== run A ==
// mult32x32
module mult32x32 (
    input logic clk,             
    input logic reset,           
    input logic start,           
    input logic [31:0] a,        
    input logic [31:0] b,        
    output logic busy,           
    output logic [63:0] product  
);
logic [1:0] a_sel;
logic b_sel;
logic [2:0] shift_sel;
logic upd_prod;
logic clr_prod;
mult32x32_fsm fsm(
	.clk(clk),
	.reset(reset),
	.start(start),
	.busy(busy),
	.a_sel(a_sel),
	.b_sel(b_sel),
	.shift_sel(shift_sel),
	.upd_prod(upd_prod),
	.clr_prod(clr_prod)
);
mult32x32_arith arith(
	.clk(clk),
	.reset(reset),
	.a(a),
	.b(b),
	.a_sel(a_sel),
	.b_sel(b_sel),
	.shift_sel(shift_sel),
	.upd_prod(upd_prod),
	.clr_prod(clr_prod),
	.product(product)
);
endmodule
Size in the first run: about 73 flip-flops.
make LEC_CHECK=0 CAP_MARGIN=20 CORE_MARGIN=2 CORE_UTILIZATION=58 CTS_CLUSTER_DIAMETER=30 CTS_CLUSTER_SIZE=37 SLEW_MARGIN=20 TNS_END_PERCENT=15 finish   # period 8.16 ns
run.sh (not shown) runs the stock make flow with config.mk's settings and CLKGATE_MAP_FILE=.
Run A never completed, since it errored out during global routing.
#### Input delta (run B over run A)
--- a/flow/config.mk
+++ b/flow/config.mk
@@ -9,6 +9,4 @@
 export CORE_MARGIN = 2
 export CORE_UTILIZATION = 58
-export CTS_CLUSTER_DIAMETER = 30
-export CTS_CLUSTER_SIZE = 37
 export SLEW_MARGIN = 20
-export TNS_END_PERCENT = 15
+export TNS_END_PERCENT = 5
==> flow/constraint.sdc <==
create_clock -name core_clock -period 8.01 [get_ports {clk}]
set_input_delay 1.6020 -clock core_clock [delete_from_list [all_inputs] [get_ports {clk}]]
set_output_delay 1.6020 -clock core_clock [all_outputs]
set_load 0.01 [all_outputs]
### Flow results
- Nothing crashed in run B and all stages finished; the problem is that the final layout failed, the offending checks being setup timing.
- Summary of run B over run A: placed instance area shows an increase of about 0.5%, area of the chip comparable, number of cells produced by synthesis ~0 delta.
[inputs] run C vs run B
--- a/flow/config.mk
+++ b/flow/config.mk
@@ -8,5 +8,4 @@
 export CAP_MARGIN = 20
 export CORE_MARGIN = 2
-export CORE_UTILIZATION = 58
+export CORE_UTILIZATION = 62
 export SLEW_MARGIN = 20
-export TNS_END_PERCENT = 5
==> flow/constraint.sdc <==
create_clock -name core_clock -period 11.5 [get_ports {clk}]
set_input_delay 2.3000 -clock core_clock [delete_from_list [all_inputs] [get_ports {clk}]]
set_output_delay 2.3000 -clock core_clock [all_outputs]
set_load 0.01 [all_outputs]
### Flow results
Wire: run C routes less than run B. Final area, run B and run C: higher on run B. sky130_fd_sc_hd__a2111oi_0 as the library cell contributing the largest single delay on the critical path was reported by run C, and sky130_fd_sc_hd__nor4_1 by run B. Run C did not stop at any stage, and its layout met the timing, design-rule and antenna checks. Delta (run C minus run B): count of clock-buffer cells in the layout fell by 1; wire length of the first global-routing pass fell by about 26%.

* * *

Starting RTL as in the previous note.
make LEC_CHECK=0 ABC_AREA=0 CAP_MARGIN=25 CORE_ASPECT_RATIO=1.08 CORE_MARGIN=2 CORE_UTILIZATION=72 CTS_CLUSTER_DIAMETER=290 CTS_CLUSTER_SIZE=46 GPL_TIMING_DRIVEN=1 SLEW_MARGIN=20 TNS_END_PERCENT=70 finish   # period 6.76 ns
The first run aborted during detailed placement (3_5_place_dp) with DPL-0038.
==> next run, changes <==
Settings changed: CAP_MARGIN 25 to 15, CORE_ASPECT_RATIO 1.08 to 0.87, SETUP_SLACK_MARGIN from default to 1.37.
After rerunning: The new run never finished: it broke off in detailed placement (3_5_place_dp) with DPL-0038. Die area hardly moves. Synthesized cell count stays the same. Area after synthesis stays the same.

* * *

Setup of job 9927:
Starting RTL as in the previous note.
clock: 5.98 ns
lec_check: 0
cap_margin: 20
core_margin: 2
core_utilization: 71
cts_cluster_diameter: 190
cts_cluster_size: 41
hold_slack_margin: -0.09
slew_margin: 20
Flow for job 9927 halted at detailed placement, error code DPL-0038.
## Diff of input files: job 2471 against job 9927
- clearing HOLD_SLACK_MARGIN, which used to be -0.09
- clearing CTS_CLUSTER_SIZE, which used to be 41
- clearing CTS_CLUSTER_DIAMETER, which used to be 190
- swapping 71 for 40 in CORE_UTILIZATION
- swapping 5.98 for 16.5 in the clock period (ns, I/O delays scaled along)
--- outcome ---
- Job 2471 completed every stage of the flow, and the final layout passed the timing, design-rule and antenna checks.
- Global placer's final weighted congestion of job 2471 falls short of that of job 9927 by more than 10%.
- Delta (job 2471 minus job 9927): post-synthesis share of cell area spent on and-or and or-and gates neither gained nor lost much, number of distinct standard cells referenced by the synthesized netlist neither gained nor lost much.
- Reported for job 9927 and job 2471, count of port buffers added during placement turned out identical to the last digit.
- Lower die size among job 9927 and job 2471: job 9927
Here is what was changed in the inputs of job 5085 compared with job 2471.
- the clock period (ns, I/O delays scaled along): 16.5 -> 11.0
## What came out
From job 2471 to job 5085 the numbers moved as follows: via count saw an increase. In the reports for job 5085 and job 2471, the smaller count of clock-buffer cells in the layout belongs to job 5085. Job 5085: non-clock buffer count is 34% higher than what job 2471 reported. Row sequential fraction of total cell area: job 5085 lower / job 2471 higher.
Changes in job 3121 relative to job 5085:
- a change of the clock period (ns, I/O delays scaled along) from 11.0 to 12.0
Results
Compared with job 5085, in job 3121 via count of the first global-routing pass shrank by 4.3%, global routing met1 resource utilization shrank by 0.34 points, area taken by multi-input logic gates held steady, final area shrank by 2.2%. [compare] base=job 5085 new=job 3121: utilization after layout shrank by 1.1 points, proportion of final cell area spent on non-clock buffers moved down. Global-route wire length before repair ended up 1900 µm lower on job 3121 than on job 5085. The run showing the smaller number of nets in the layout is job 3121.
## Diff of input files: job 7765 against job 3121
- setting PLACE_DENSITY_LB_ADDON to 0.19 for the first time
- setting GPL_ROUTABILITY_DRIVEN to 0 for the first time
- setting ABC_AREA to 1 for the first time
- changing CAP_MARGIN from 20 to 40
- setting HOLD_SLACK_MARGIN to 0.08 for the first time
- setting CELL_PAD_IN_SITES_GLOBAL_PLACEMENT to 1 for the first time
- setting MIN_ROUTING_LAYER to met2 for the first time
- setting CORE_ASPECT_RATIO to 1.01 for the first time
- changing CORE_UTILIZATION from 40 to 19
[summary]
- Status job 7765: flow complete, layout not clean - design-rule violations
- Job 7765 vs job 3121, non-clock buffer share of cell area went down by 1.6 points.
- Looking at netlist area before placement, job 7765 sits 12% higher than job 3121 does.
- The global-route usage in job 7765 sits 2.6 points above the value recorded for job 3121.
- The run with more routed wire is job 7765, not job 3121.
- Diff job 3121 and job 7765: core utilization higher in job 3121
Relative to job 7765, the following input files were edited for job 1329:
- a deleted MIN_ROUTING_LAYER that had been met2
- a deleted HOLD_SLACK_MARGIN that had been 0.08
- a change of CORE_UTILIZATION from 19 to 60
- a deleted CELL_PAD_IN_SITES_GLOBAL_PLACEMENT that had been 1
- a deleted GPL_ROUTABILITY_DRIVEN that had been 0
- a deleted ABC_AREA that had been 1
- a deleted PLACE_DENSITY_LB_ADDON that had been 0.19
- an added SETUP_SLACK_MARGIN of -1.2
- a change of CORE_ASPECT_RATIO from 1.01 to 1.41
Notes after the runs:
- Of job 7765 and job 1329, the run reporting the lower global-route wire length before repair was job 1329.
- Worst-case headroom to the max-slew limit delta (job 1329 − job 7765): unfavourable
- In job 1329, cell count listed in synth_stat.txt is lower than in job 7765.
- Job 1329: done, clean on timing, DRC and antenna
- Summary of job 1329 over job 7765: hold slack went up; flip-flop and latch share of the layout cell area increased by 1.9 points relative to the old numbers; non-clock buffer count decreased 1.
- Of the two values seen for main combinational cell family by area after synthesis, simple AND/OR/NAND/NOR gates was produced by job 7765 and adder cells by job 1329.
